Design top, start of the top module:
module top #(
    parameter D_WIDTH = 16,
    parameter Q_BITS  = 13
)(
  input logic [D_WIDTH - 1 : 0] angle_in,
  input logic signed [D_WIDTH - 1 : 0] currA_in,
  input logic signed [D_WIDTH - 1 : 0] currB_in,
  input logic signed [D_WIDTH - 1 : 0] currC_in,
  input logic signed [D_WIDTH - 1 : 0] currT_in,
  input logic        [D_WIDTH - 1 : 0] periodTop,
  output logic pwmA_out,
  output logic pwmB_out,
  output logic pwmC_out,
  input logic signed [D_WIDTH - 1 : 0]  kpd, kpq,
  input logic signed [D_WIDTH - 1 : 0]  kid, kiq,
  input logic clear_pid,
  input  logic clk,
  input  logic rstb,
  input  logic valid,
  output logic ready
);
  reg [         15 : 0] angle_r;
  reg [D_WIDTH - 1 : 0] currA_r;
  reg [D_WIDTH - 1 : 0] currB_r;
  reg [D_WIDTH - 1 : 0] currC_r;
  reg [D_WIDTH - 1 : 0] currT_r;
  reg [         15 : 0] periodTop_r;
  reg [4:0]             state;
  reg  [D_WIDTH - 1 : 0] a_in_matmul;
  reg  [D_WIDTH - 1 : 0] b_in_matmul;
  reg  [1:0]             op_in_matmul;
  wire [D_WIDTH - 1 : 0] a_out_matmul;
  wire [D_WIDTH - 1 : 0] b_out_matmul;
  reg [D_WIDTH - 1 : 0] c_out_calc;
  reg [D_WIDTH - 1 : 0] park_d_r, park_q_r;
  reg [D_WIDTH - 1 : 0] va_r, vb_r;
  wire    cordic_out_valid;
  wire    matmul_out_valid;
  wire    pid_d_out_valid;
  wire    pid_q_out_valid;
  wire    svm_out_valid;
  reg     cordic_done;
  reg     clarke_done;
  reg     pid_d_done;
  reg     pid_q_done;
  wire    [         15 : 0] sin, cos;
  wire    [D_WIDTH - 1 : 0] pid_d_out, pid_q_out;
  reg     start_cordic;
  reg     start_matmul;
  reg     start_PID;
  reg     start_svm;
  always @(posedge clk or negedge rstb) begin
    if (!rstb) begin
      angle_r       <= 0;
      currA_r       <= 0;
      currB_r       <= 0;
      currC_r       <= 0;
      currT_r       <= 0;
      periodTop_r   <= 0;
      state         <= 0;
      ready         <= 1;
      start_cordic  <= 0;
      start_matmul  <= 0;
      start_PID     <= 0;
      start_svm     <= 0;
      clarke_done   <= 0;
      cordic_done   <= 0;
      pid_d_done    <= 0;
  ...
Size: ~10000 cells after synthesis, roughly 850 flip-flops, about 170 I/O pins.
export LEC_CHECK = 0
export ABC_AREA = 0
export CAP_MARGIN = 10
export CELL_PAD_IN_SITES_DETAIL_PLACEMENT = 0
export CORE_ASPECT_RATIO = 1.04
export CORE_MARGIN = 2
export CORE_UTILIZATION = 72
export MAX_ROUTING_LAYER = met5
export MIN_ROUTING_LAYER = met1
export PLACE_DENSITY_LB_ADDON = 0.29
export SETUP_SLACK_MARGIN = 1.11
export SLEW_MARGIN = 20
create_clock -name core_clock -period 6.81 [get_ports {clk}]
run.sh (not shown) runs the stock make flow with config.mk's settings and CLKGATE_MAP_FILE=.
The starting point finished with setup timing left.
Edit:
- CAP_MARGIN: 10 -> 20
- PLACE_DENSITY_LB_ADDON: 0.29 -> 0.2
- SETUP_SLACK_MARGIN: 1.11 -> -0.34
- clock period: 6.81 -> 5.08 ns (I/O delays scaled with it)
=> The new run finished but failed the layout checks on setup timing; design area climbs by a few percent; setup slack is worse by 1.7 ns; utilization rose by 3.3 points; non-clock buffer count rose by 585; sequential power goes up by a quarter to a third; via count rises by a few percent; clock-buffer cell count falls by 16.
Edit:
- ABC_AREA: 0 -> not set
- CELL_PAD_IN_SITES_DETAIL_PLACEMENT: 0 -> not set
- CORE_ASPECT_RATIO: 1.04 -> not set
- MAX_ROUTING_LAYER: met5 -> not set
- MIN_ROUTING_LAYER: met1 -> not set
- PLACE_DENSITY: not set -> 0.35
- PLACE_DENSITY_LB_ADDON: 0.2 -> not set
- SETUP_SLACK_MARGIN: -0.34 -> 1.74
- clock period: 5.08 -> 7.25 ns (I/O delays scaled with it)
After rerunning: This time the run completed without violations. Hold slack gains 0.23 ns. Critical path depth went down by 3. Routed wire length fell by about 11%. Die size barely changes. Cell count drops by 5.2%. Global-route usage is lower by 3.1 points.
Edit:
- ABC_AREA: not set -> 1
- CTS_CLUSTER_DIAMETER: not set -> 373
- CTS_CLUSTER_SIZE: not set -> 97
- PLACE_DENSITY: 0.35 -> 0.6
- SETUP_SLACK_MARGIN: 1.74 -> not set
- TNS_END_PERCENT: not set -> 5
- clock period: 7.25 -> 3.58 ns (I/O delays scaled with it)
Result: The changed run died in global routing (5_1_grt). Die area grows by 6.7%. Synthesized area grows by 6.8%. Synthesized cell count grows by 28%.
Edit:
- ABC_AREA: 1 -> not set
- CORE_UTILIZATION: 72 -> 50
- CTS_CLUSTER_DIAMETER: 373 -> not set
- CTS_CLUSTER_SIZE: 97 -> not set
- TNS_END_PERCENT: 5 -> not set
- clock period: 3.58 -> 8.74 ns (I/O delays scaled with it)
The new run went through all stages and came out clean. Synthesized area shrinks by 6.4%. Die size grows by 34%. Synthesized cell count shrinks by 22%.
Edit:
- ABC_AREA: not set -> 1
- CORE_UTILIZATION: 50 -> 72
- CTS_CLUSTER_DIAMETER: not set -> 210
- MAX_ROUTING_LAYER: not set -> met4
- clock period: 8.74 -> 6.76 ns (I/O delays scaled with it)
Outcome: Area after synthesis grows by 6.8%; design area goes up by about 7%; via count goes up by 29%; total power rose by 130%; routed wire length rises by about 20%; setup slack degrades by 0.37 ns; register-to-register slack gets worse by 0.37 ns; utilization went up by 24 points.

========
## run A
top again, from the RTL that the note above started with.
// top
module top #(
    parameter D_WIDTH = 16,
    parameter Q_BITS  = 13
)(
  input logic [D_WIDTH - 1 : 0] angle_in,
  input logic signed [D_WIDTH - 1 : 0] currA_in,
  input logic signed [D_WIDTH - 1 : 0] currB_in,
  input logic signed [D_WIDTH - 1 : 0] currC_in,
  input logic signed [D_WIDTH - 1 : 0] currT_in,
  input logic        [D_WIDTH - 1 : 0] periodTop,
  output logic pwmA_out,
  output logic pwmB_out,
  output logic pwmC_out,
  input logic signed [D_WIDTH - 1 : 0]  kpd, kpq,
  input logic signed [D_WIDTH - 1 : 0]  kid, kiq,
  input logic clear_pid,
  input  logic clk,
  input  logic rstb,
  input  logic valid,
  output logic ready
);
Settings: LEC_CHECK=0, CAP_MARGIN=20, CORE_MARGIN=2, CORE_UTILIZATION=72, CTS_CLUSTER_DIAMETER=61, PLACE_DENSITY=0.89, SETUP_SLACK_MARGIN=1.81, SLEW_MARGIN=20; clock period 7.25 ns.
Run A finished every stage; the final checks, however, were not passed, the failures being negative setup slack.
Modified inputs, run B compared to run A
- changing CORE_UTILIZATION from 72 to 61
- changing PLACE_DENSITY from 0.89 to 0.6
- removing SETUP_SLACK_MARGIN (formerly 1.81)
- setting MAX_ROUTING_LAYER to met4 for the first time
- removing CTS_CLUSTER_DIAMETER (formerly 61)
- changing the clock period (ns, I/O delays scaled along) from 7.25 to 6.76
Results
- The highest metal layer with signal wires comes out met4 in one run and met5 in the other, namely in run B and run A respectively.
- Core utilization of the finished layout: run B < run A
- Run B: cell area after placement is 2.5% higher than what run A reported.
- Relative to run A, met3 track demand over resource has gone down in run B.
- Run B ended with less wire length per cell after detailed routing than run A.
- | logic area | run B vs run A | 610 sq um lower |
- What run B reported for number of global-route vias before repair has to be multiplied by 1.09 to get the figure for run A.
- Diff run B and run A: number of cells in the finished layout apart from fillers lower in run A
- Of run B and run A, the lower total wire length after detailed routing belongs to run B.
- The flow for run B finished, though final verification flagged negative setup slack.
- Compared with run A, in run B global-route wire length before repair now smaller, maximum number of pins on one net before global-route repair grew by 9.
- As of run B, die size had risen by more than 10% compared to run A.
The following lists how run C was set up differently from run B:
- removing MAX_ROUTING_LAYER (formerly met4)
- changing CORE_UTILIZATION from 61 to 68
- changing the clock period (ns, I/O delays scaled along) from 6.76 to 7.11
Notes after the runs:
Run C: final non-filler cell total lower than run B. When run C is set beside run B, its standard cell area after detailed placement turns out to be 1300 sq um smaller. Die size (lower): run C. In run C, the layout overhead on the synthesized area came out 2.7 points below the value in run B. Each of run C and run B falls short of a clean finish. Complete run, failing final checks: run B, reason negative setup slack. No crash in run C: every stage finished, but the layout fails its final checks due to negative setup slack. Clock-buffer cell count (higher): run C. For the sum of met3 wire segment lengths after detailed routing, run C came in 5900 microns higher than run B did.
The following lists how run D was set up differently from run C:
- CORE_UTILIZATION: 68 -> 52
- the clock period (ns, I/O delays scaled along): 7.11 -> 6.39
Results
From the logs: run D reached the end of the flow and failed the layout checks with negative setup slack.
Max core footprint across run D and run C: run D
Re final worst clock skew: run D and run C aren't equal, and the lower value belongs to run C.
Run D vs run C: global-route wire length before repair up in run D
Between run C and run D, the flow reports flip-flop and latch power increasing by more than 10%.
Compared with run C, run D shows routed via count that has gone down slightly.
Power is estimated from default activity; no workload was simulated.
